Design audio_core, start of the top module:
module audio_core(
	input clk,          
	input rst,          
	input tick,         
	input tick_1m,      
	input [15:0] accel_z,     
	input accel_valid,        
	output wire beat,   
	output [7:0] LED,   
	input PB_PLY, 	     
	input [3:0]  VOL,	  
	output P,		     
	output [3:0] SEGA,  
	output [7:0] SEGD,  
	output [7:0] BPM,   
	input [15:0] DATA,	  
	output note_req,      
	output song_end       
	);
	parameter
		NORMAL   = 2'b00,
		STACCATO = 2'b01,
		SLURRED  = 2'b10,
		BPM_COMM = 2'b11;
	reg [15:0] accel_out;        
	wire  [1:0] MODE;    
	wire  [3:0] NOTE;	   
	wire  [5:0] TONE;	   
	wire        DONE;   
	wire 	  END_SONG;
	wire 			  EN;
	reg PLAY;
	wire [7:0] DEFAULT_BPM = 8'd80;  
	reg LATCH_PB_PLY;      
	always @(posedge clk) begin
		if (rst) begin
			PLAY <= 0;
			LATCH_PB_PLY <= 0;
		end else begin
			if (PB_PLY && ~LATCH_PB_PLY)
				PLAY <= ~PLAY;
			LATCH_PB_PLY <= PB_PLY;
		end
	end
	always @ (posedge clk) begin
		if (rst)
			accel_out <= 0;
		else if (accel_valid)
			accel_out <= accel_z; 
	end
	assign MODE 	 = (DATA[15:14] == BPM_COMM) ? NORMAL :  DATA[15:14];
	assign NOTE 	 = (DATA[15:14] == BPM_COMM) ? 4'b0	 :  DATA[3:0];
	assign TONE 	 = DATA[13:8];
	assign END_SONG = PLAY && (DATA[15:14] == BPM_COMM) && (DATA[7:0] == 0);
  ...
For scale: ~4400 cells after synthesis, roughly 230 flip-flops, ~27000 um2 of cells after synthesis.
clock: 5.7 ns
lec_check: 0
abc_area: 1
cap_margin: 15
cell_pad_in_sites_detail_placement: 2
cell_pad_in_sites_global_placement: 3
core_margin: 2
core_utilization: 40
cts_cluster_diameter: 77
gpl_routability_driven: 1
max_routing_layer: met4
setup_slack_margin: -0.5
slew_margin: 20
tns_end_percent: 55
run.sh (not shown) runs the stock make flow with config.mk's settings and CLKGATE_MAP_FILE=.
The first run aborted during global placement without I/O with GPL-0301.
Change:
- ABC_AREA: 1 -> not set
- CAP_MARGIN: 15 -> 0
- CTS_CLUSTER_DIAMETER: 77 -> not set
- HOLD_SLACK_MARGIN: not set -> 0.3
- SETUP_SLACK_MARGIN: -0.5 -> not set
- clock period: 5.7 -> 10.2 ns (I/O delays scaled with it)
The changed run completed with no timing, DRC or antenna violations.
Synthesized area rises by a few percent.
Synthesized cell count drops by roughly a tenth.
Die size increases by a few percent.
Change:
- CAP_MARGIN: 0 -> 20
- CELL_PAD_IN_SITES_DETAIL_PLACEMENT: 2 -> not set
- CELL_PAD_IN_SITES_GLOBAL_PLACEMENT: 3 -> not set
- CORE_UTILIZATION: 40 -> 64
- CTS_CLUSTER_SIZE: not set -> 33
- GPL_ROUTABILITY_DRIVEN: 1 -> not set
- MAX_ROUTING_LAYER: met4 -> not set
- TNS_END_PERCENT: 55 -> not set
- clock period: 10.2 -> 3.94 ns (I/O delays scaled with it)
Outcome:
- Now the flow aborted during global routing
- die size came out lower by 37%
- synthesized cell count does not change
- area after synthesis does not change
Change:
- CORE_UTILIZATION: 64 -> 35
- CTS_CLUSTER_SIZE: 33 -> not set
- HOLD_SLACK_MARGIN: 0.3 -> not set
- PLACE_DENSITY: not set -> 0.55
- clock period: 3.94 -> 10.1 ns (I/O delays scaled with it)
After rerunning:
- The changed run finished with timing, DRC and antenna clean
- synthesized cell count is unchanged
- area after synthesis stays the same
- die area went up by 81%

========
Setup of run A:
audio_core again, from the RTL that the note above started with.
==> flow/config.mk <==
export PLATFORM = sky130hd
export DESIGN_NAME = audio_core
export DESIGN_NICKNAME = audio_core
export VERILOG_FILES = /design/flow/design.v
export SDC_FILE = /design/flow/constraint.sdc
export NUM_CORES = 4
export LEC_CHECK = 0
export ABC_AREA = 1
export CAP_MARGIN = 15
export CELL_PAD_IN_SITES_DETAIL_PLACEMENT = 2
export CELL_PAD_IN_SITES_GLOBAL_PLACEMENT = 3
export CORE_ASPECT_RATIO = 0.57
export CORE_MARGIN = 2
export CORE_UTILIZATION = 40
export CTS_CLUSTER_DIAMETER = 77
export GPL_ROUTABILITY_DRIVEN = 0
export MAX_ROUTING_LAYER = met4
export SETUP_SLACK_MARGIN = -0.5
export SLEW_MARGIN = 30
export TNS_END_PERCENT = 55
==> flow/constraint.sdc <==
create_clock -name core_clock -period 5.7 [get_ports {clk}]
set_input_delay 1.1400 -clock core_clock [delete_from_list [all_inputs] [get_ports {clk}]]
set_output_delay 1.1400 -clock core_clock [all_outputs]
set_load 0.01 [all_outputs]
Run A did not finish: a tool error stopped it during global placement without I/O (3_1_place_gp_skip_io).
For run B, these inputs were changed with respect to run A:
# run A
export LEC_CHECK = 0
export ABC_AREA = 1
export CAP_MARGIN = 15
export CELL_PAD_IN_SITES_DETAIL_PLACEMENT = 2
export CELL_PAD_IN_SITES_GLOBAL_PLACEMENT = 3
export CORE_ASPECT_RATIO = 0.57
export CORE_MARGIN = 2
export CORE_UTILIZATION = 40
export CTS_CLUSTER_DIAMETER = 77
export GPL_ROUTABILITY_DRIVEN = 0
export MAX_ROUTING_LAYER = met4
export SETUP_SLACK_MARGIN = -0.5
export SLEW_MARGIN = 30
export TNS_END_PERCENT = 55
create_clock -name core_clock -period 5.7 [get_ports {clk}]
# run B
export LEC_CHECK = 0
export CAP_MARGIN = 20
export CORE_MARGIN = 2
export CORE_UTILIZATION = 64
export SETUP_SLACK_MARGIN = 2.0
export SLEW_MARGIN = 20
create_clock -name core_clock -period 6.78 [get_ports {clk}]
Notes after the runs:
Run B never completed, since it errored out during global routing (5_1_grt).
Summary of run B over run A: die outline width decreased 130 um, die area decreased about 34%, standard-cell row count increased 5.
When the final numbers for run B and run A were put side by side, the post-synthesis area per instance turned out to be greater in run B.
Summary of run B over run A: post-synthesis share of cell area spent on full adders, half adders and majority gates shows a reduction of 0.66 points, placeable core region shows a reduction of about 35%.
Against run A, distinct cell type count after synthesis in run B rose by more than half.
Diff run A -> run B: mapped cell area went up about 5%, synthesized cell count went down 441, y dimension of the die went up about 7%.
Edits applied to the flow inputs when going from run B to run C:
# run B
export LEC_CHECK = 0
export CAP_MARGIN = 20
export CORE_MARGIN = 2
export CORE_UTILIZATION = 64
export SETUP_SLACK_MARGIN = 2.0
export SLEW_MARGIN = 20
create_clock -name core_clock -period 6.78 [get_ports {clk}]
# run C
export LEC_CHECK = 0
export CAP_MARGIN = 20
export CORE_MARGIN = 2
export CORE_UTILIZATION = 43
export PLACE_DENSITY_LB_ADDON = 0.01
export SETUP_SLACK_MARGIN = 2.92
export SLEW_MARGIN = 20
create_clock -name core_clock -period 10.0 [get_ports {clk}]
- Run C finished every step from synthesis to the final layout, and the layout passed the timing, design-rule and antenna checks.
- Worst-case setup slack after placement, run B and run C: lower on run B
- Run B has a higher setup fix buffers added after clock tree synthesis than run C.
- NOTE: horizontal extent of the die in run C exceeds that of run B
- Diff run B..run C | number of cells in Yosys stat | unchanged
- Between run B and run C, placeable core region increased.
- Die area: run C worse than run B
- Between run B and run C, the flow reports half-perimeter wire length after detailed placement increasing by a few percent.
Modified inputs, run D compared to run C
# run C
export LEC_CHECK = 0
export CAP_MARGIN = 20
export CORE_MARGIN = 2
export CORE_UTILIZATION = 43
export PLACE_DENSITY_LB_ADDON = 0.01
export SETUP_SLACK_MARGIN = 2.92
export SLEW_MARGIN = 20
create_clock -name core_clock -period 10.0 [get_ports {clk}]
# run D
export LEC_CHECK = 0
export CAP_MARGIN = 20
export CORE_MARGIN = 2
export CORE_UTILIZATION = 56
export SETUP_SLACK_MARGIN = 1.32
export SLEW_MARGIN = 20
create_clock -name core_clock -period 4.8 [get_ports {clk}]
Findings:
- Relative to run C, core footprint has gone down in run D.
- Run D failed in global routing (5_1_grt) with GRT-0232.
- Between run C and run D, minimum setup slack after placement is higher for run C, run D comes in under that.
- Run C → run D: multiplexer share of the synthesized area ~0 delta, total cell area at the placement stage +27%, horizontal die dimension -about 12%.
Relative to run D, the following input files were edited for run E:
# run D
export LEC_CHECK = 0
export CAP_MARGIN = 20
export CORE_MARGIN = 2
export CORE_UTILIZATION = 56
export SETUP_SLACK_MARGIN = 1.32
export SLEW_MARGIN = 20
create_clock -name core_clock -period 4.8 [get_ports {clk}]
# run E
export LEC_CHECK = 0
export CAP_MARGIN = 35
export CELL_PAD_IN_SITES_DETAIL_PLACEMENT = 2
export CORE_MARGIN = 2
export CORE_UTILIZATION = 40
export SLEW_MARGIN = 20
create_clock -name core_clock -period 10.0 [get_ports {clk}]
Findings:
- Run E: all stages complete, timing, DRC and antenna checks passed
- Post-placement worst setup slack up 3.03 ns in run E wrt run D
- Taking run D as 1.0, run E lands at 1.2 on final HPWL from detailed placement.
- Diff run E..run D | hold-fix buffer count after cts | unchanged
- In run E relative to run D, die span in y had gone up by more than 10%.
- Starting density of the core in run E vs run D: down 16 points

========
Starting RTL as in the previous note.
Settings: LEC_CHECK=0, CAP_MARGIN=20, CORE_MARGIN=2, CORE_UTILIZATION=64, HOLD_SLACK_MARGIN=0.3, SETUP_SLACK_MARGIN=-0.26, SLEW_MARGIN=20; clock period 3.48 ns.
The first run never finished: it broke off in global routing.
Edit:
ABC_AREA = 1   (was default)
CORE_UTILIZATION = 52   (was 64)
HOLD_SLACK_MARGIN = default   (was 0.3)
PLACE_DENSITY = 0.55   (was default)
SETUP_SLACK_MARGIN = default   (was -0.26)
clock period = 6.53 ns   (was 3.48 ns; I/O delays follow)
Outcome: With this change the flow finished with setup timing left. Synthesized area drops by 4.7%. Die area is higher by 17%. Synthesized cell count is higher by 11%.
Edit:
ABC_AREA = default   (was 1)
CORE_UTILIZATION = 61   (was 52)
PLACE_DENSITY = default   (was 0.55)
clock period = 5.03 ns   (was 6.53 ns; I/O delays follow)
Effect: With this change the flow died in global routing (GRT-0232). Die area decreases by 10%. Synthesized area came out higher by 4.9%. Synthesized cell count came out lower by 10%.

========
Setup of ember:
Starting RTL as in the previous note.
Settings: LEC_CHECK=0, CAP_MARGIN=20, CORE_MARGIN=2, CORE_UTILIZATION=72, PLACE_DENSITY=0.55, SETUP_SLACK_MARGIN=1.54, SLEW_MARGIN=20, TNS_END_PERCENT=5; clock period 5.15 ns.
Run status, ember: aborted in 4_1_cts, error DPL-0033
--- input diff ember..harbor ---
--- a/flow/config.mk
+++ b/flow/config.mk
@@ -10,3 +10,2 @@
-export CORE_UTILIZATION = 72
-export PLACE_DENSITY = 0.55
-export SETUP_SLACK_MARGIN = 1.54
+export CORE_UTILIZATION = 53
+export SETUP_SLACK_MARGIN = -0.4
@@ -14 +12,0 @@
-export TNS_END_PERCENT = 5
==> flow/constraint.sdc <==
create_clock -name core_clock -period 4.8 [get_ports {clk}]
set_input_delay 0.9600 -clock core_clock [delete_from_list [all_inputs] [get_ports {clk}]]
set_output_delay 0.9600 -clock core_clock [all_outputs]
set_load 0.01 [all_outputs]
==> results <==
- ember never completed, since it errored out during 4_1_cts.
- Status harbor: flow complete, layout not clean - setup timing
- Reported for ember and harbor, chip area estimate from yosys synthesis turned out identical to the last digit.
- In the tables for ember and harbor, detailed-placement wirelength estimate reads higher with harbor.
- Relative to ember, the area of the die of harbor is higher by 14000 µm².
- For chip height, dividing the value from harbor by the value from ember gives 1.16.
## Diff of input files: onyx against harbor
--- a/flow/config.mk
+++ b/flow/config.mk
@@ -10,2 +10,3 @@
-export CORE_UTILIZATION = 53
-export SETUP_SLACK_MARGIN = -0.4
+export CORE_UTILIZATION = 58
+export PLACE_DENSITY = 0.55
+export SETUP_SLACK_MARGIN = -0.56
==> flow/constraint.sdc <==
create_clock -name core_clock -period 6.95 [get_ports {clk}]
set_input_delay 1.3900 -clock core_clock [delete_from_list [all_inputs] [get_ports {clk}]]
set_output_delay 1.3900 -clock core_clock [all_outputs]
set_load 0.01 [all_outputs]
==> comparison <==
onyx against harbor: worst hold slack increased by 0.0068 ns relative to the old numbers, worst vdd rail ir drop now sits lower. The buffers plus inverters on the worst setup path in onyx sits 2 below the value recorded for harbor. Going from harbor to onyx, total leakage power went down by about 27%, growth of design area from synthesis to finish went down by 34 points. The flow for onyx finished, though final verification flagged setup timing.
Setup changes, onyx to amber
--- a/flow/config.mk
+++ b/flow/config.mk
@@ -10,3 +10,3 @@
-export CORE_UTILIZATION = 58
-export PLACE_DENSITY = 0.55
-export SETUP_SLACK_MARGIN = -0.56
+export CORE_UTILIZATION = 64
+export HOLD_SLACK_MARGIN = 0.3
+export SETUP_SLACK_MARGIN = -0.3
==> flow/constraint.sdc <==
create_clock -name core_clock -period 4.14 [get_ports {clk}]
set_input_delay 0.8280 -clock core_clock [delete_from_list [all_inputs] [get_ports {clk}]]
set_output_delay 0.8280 -clock core_clock [all_outputs]
set_load 0.01 [all_outputs]
--- outcome ---
- amber ended with less standard cell core area than onyx.
- Looking at height of the chip across amber and onyx, the one that comes out higher is onyx.
- amber -> onyx: count of H-tree levels built during CTS flat
- amber vs onyx: number of cells upsized or downsized after cts up in amber
- Each of amber and onyx falls short of a clean finish.
- [amber vs onyx] initial core utilization: higher in amber
- Reported for amber and onyx, share of synthesized area spent on multiplexers turned out identical to the last digit.
- Area fraction in and, or, nand and nor cells after synthesis came out exactly the same in amber and onyx.

========
## run 1
audio_core again, from the RTL that the note above started with.
clock: 9.03 ns
lec_check: 0
cap_margin: 35
cell_pad_in_sites_detail_placement: 2
core_margin: 2
core_utilization: 40
hold_slack_margin: 0.3
slew_margin: 20
tns_end_percent: 55
Run 1 ran in full, but the layout does not pass; the checks complain about negative setup slack.
diff inputs: run 1 => run 2
--- a/flow/config.mk
+++ b/flow/config.mk
@@ -6,9 +6,9 @@
 export NUM_CORES = 4
 export LEC_CHECK = 0
-export CAP_MARGIN = 35
-export CELL_PAD_IN_SITES_DETAIL_PLACEMENT = 2
+export CAP_MARGIN = 20
 export CORE_MARGIN = 2
-export CORE_UTILIZATION = 40
+export CORE_UTILIZATION = 68
+export CTS_CLUSTER_DIAMETER = 315
+export CTS_CLUSTER_SIZE = 33
 export HOLD_SLACK_MARGIN = 0.3
 export SLEW_MARGIN = 20
-export TNS_END_PERCENT = 55
==> flow/constraint.sdc <==
create_clock -name core_clock -period 3.86 [get_ports {clk}]
set_input_delay 0.7720 -clock core_clock [delete_from_list [all_inputs] [get_ports {clk}]]
set_output_delay 0.7720 -clock core_clock [all_outputs]
set_load 0.01 [all_outputs]
| pre-CTS setup slack | run 2 vs run 1 | worse |
Async set-or-reset flop fraction in the synthesized netlist: run 1 vs run 2 identical
When run 2 is measured against run 1, its placed wire-length estimate turns out 17% lower.
Relative to run 1, width of the chip has decreased by 62 µm in run 2.
Placeable core region (run 1 / run 2): 1.7
Run 2 did not finish; a tool error ended it in clock tree synthesis (4_1_cts).
Run 1: complete, dirty (negative setup slack)
#### Input delta (run 3 over run 2)
--- a/flow/config.mk
+++ b/flow/config.mk
@@ -6,9 +6,8 @@
 export NUM_CORES = 4
 export LEC_CHECK = 0
-export CAP_MARGIN = 20
+export CAP_MARGIN = 35
+export CELL_PAD_IN_SITES_DETAIL_PLACEMENT = 2
 export CORE_MARGIN = 2
-export CORE_UTILIZATION = 68
-export CTS_CLUSTER_DIAMETER = 315
-export CTS_CLUSTER_SIZE = 33
+export CORE_UTILIZATION = 40
 export HOLD_SLACK_MARGIN = 0.3
 export SLEW_MARGIN = 20
==> flow/constraint.sdc <==
create_clock -name core_clock -period 4.9 [get_ports {clk}]
set_input_delay 0.9800 -clock core_clock [delete_from_list [all_inputs] [get_ports {clk}]]
set_output_delay 0.9800 -clock core_clock [all_outputs]
set_load 0.01 [all_outputs]
Findings:
What ended run 3 was a tool error in detailed placement (3_5_place_dp); the run never finished.
Going from run 2 to run 3, the floorplan utilization was found to have gone down by 29 points.
Higher count of standard-cell rows was reported by run 3, not run 2.
Summary: with run 2 as the reference, vertical extent of the die in run 3 moved up by more than a quarter.
The die size reported for run 3 is greater than that of run 2 by about 70%.
Die width (run 3 over run 2): increase, about 30%
On floorplan core area, run 3 does worse than run 2.
--- input diff run 3..run 4 ---
--- a/flow/config.mk
+++ b/flow/config.mk
@@ -6,8 +6,9 @@
 export NUM_CORES = 4
 export LEC_CHECK = 0
-export CAP_MARGIN = 35
-export CELL_PAD_IN_SITES_DETAIL_PLACEMENT = 2
+export CAP_MARGIN = 0
 export CORE_MARGIN = 2
-export CORE_UTILIZATION = 40
+export CORE_UTILIZATION = 64
+export CTS_CLUSTER_SIZE = 33
 export HOLD_SLACK_MARGIN = 0.3
+export SETUP_SLACK_MARGIN = -0.3
 export SLEW_MARGIN = 20
==> flow/constraint.sdc <==
create_clock -name core_clock -period 3.52 [get_ports {clk}]
set_input_delay 0.7040 -clock core_clock [delete_from_list [all_inputs] [get_ports {clk}]]
set_output_delay 0.7040 -clock core_clock [all_outputs]
set_load 0.01 [all_outputs]
==> comparison <==
- Run 3 and run 4 ended up with roughly the same number of register bits inferred by synthesis.
- The post-synthesis instance total on run 4 is in line with that on run 3.
- Higher final weighted congestion in routability-driven placement goes to run 4 over run 3.
- The die area reported for run 4 is smaller than that of run 3 by 37%.
- Post-synthesis instance area of run 4 is on par with run 3.
- Of run 3 and run 4, run 3 shows the higher area of the placeable core, with run 4 below it.
- As far as proportion of synthesized flip-flops having asynchronous set or reset is concerned, run 3 and run 4 perform about the same.
- Run 4 did not finish; the tool stopped in global routing (5_1_grt) with error GRT-0116.
- Flow for run 3 halted at detailed placement (3_5_place_dp), error code DPL-0033.
Power is estimated from default activity; no workload was simulated.
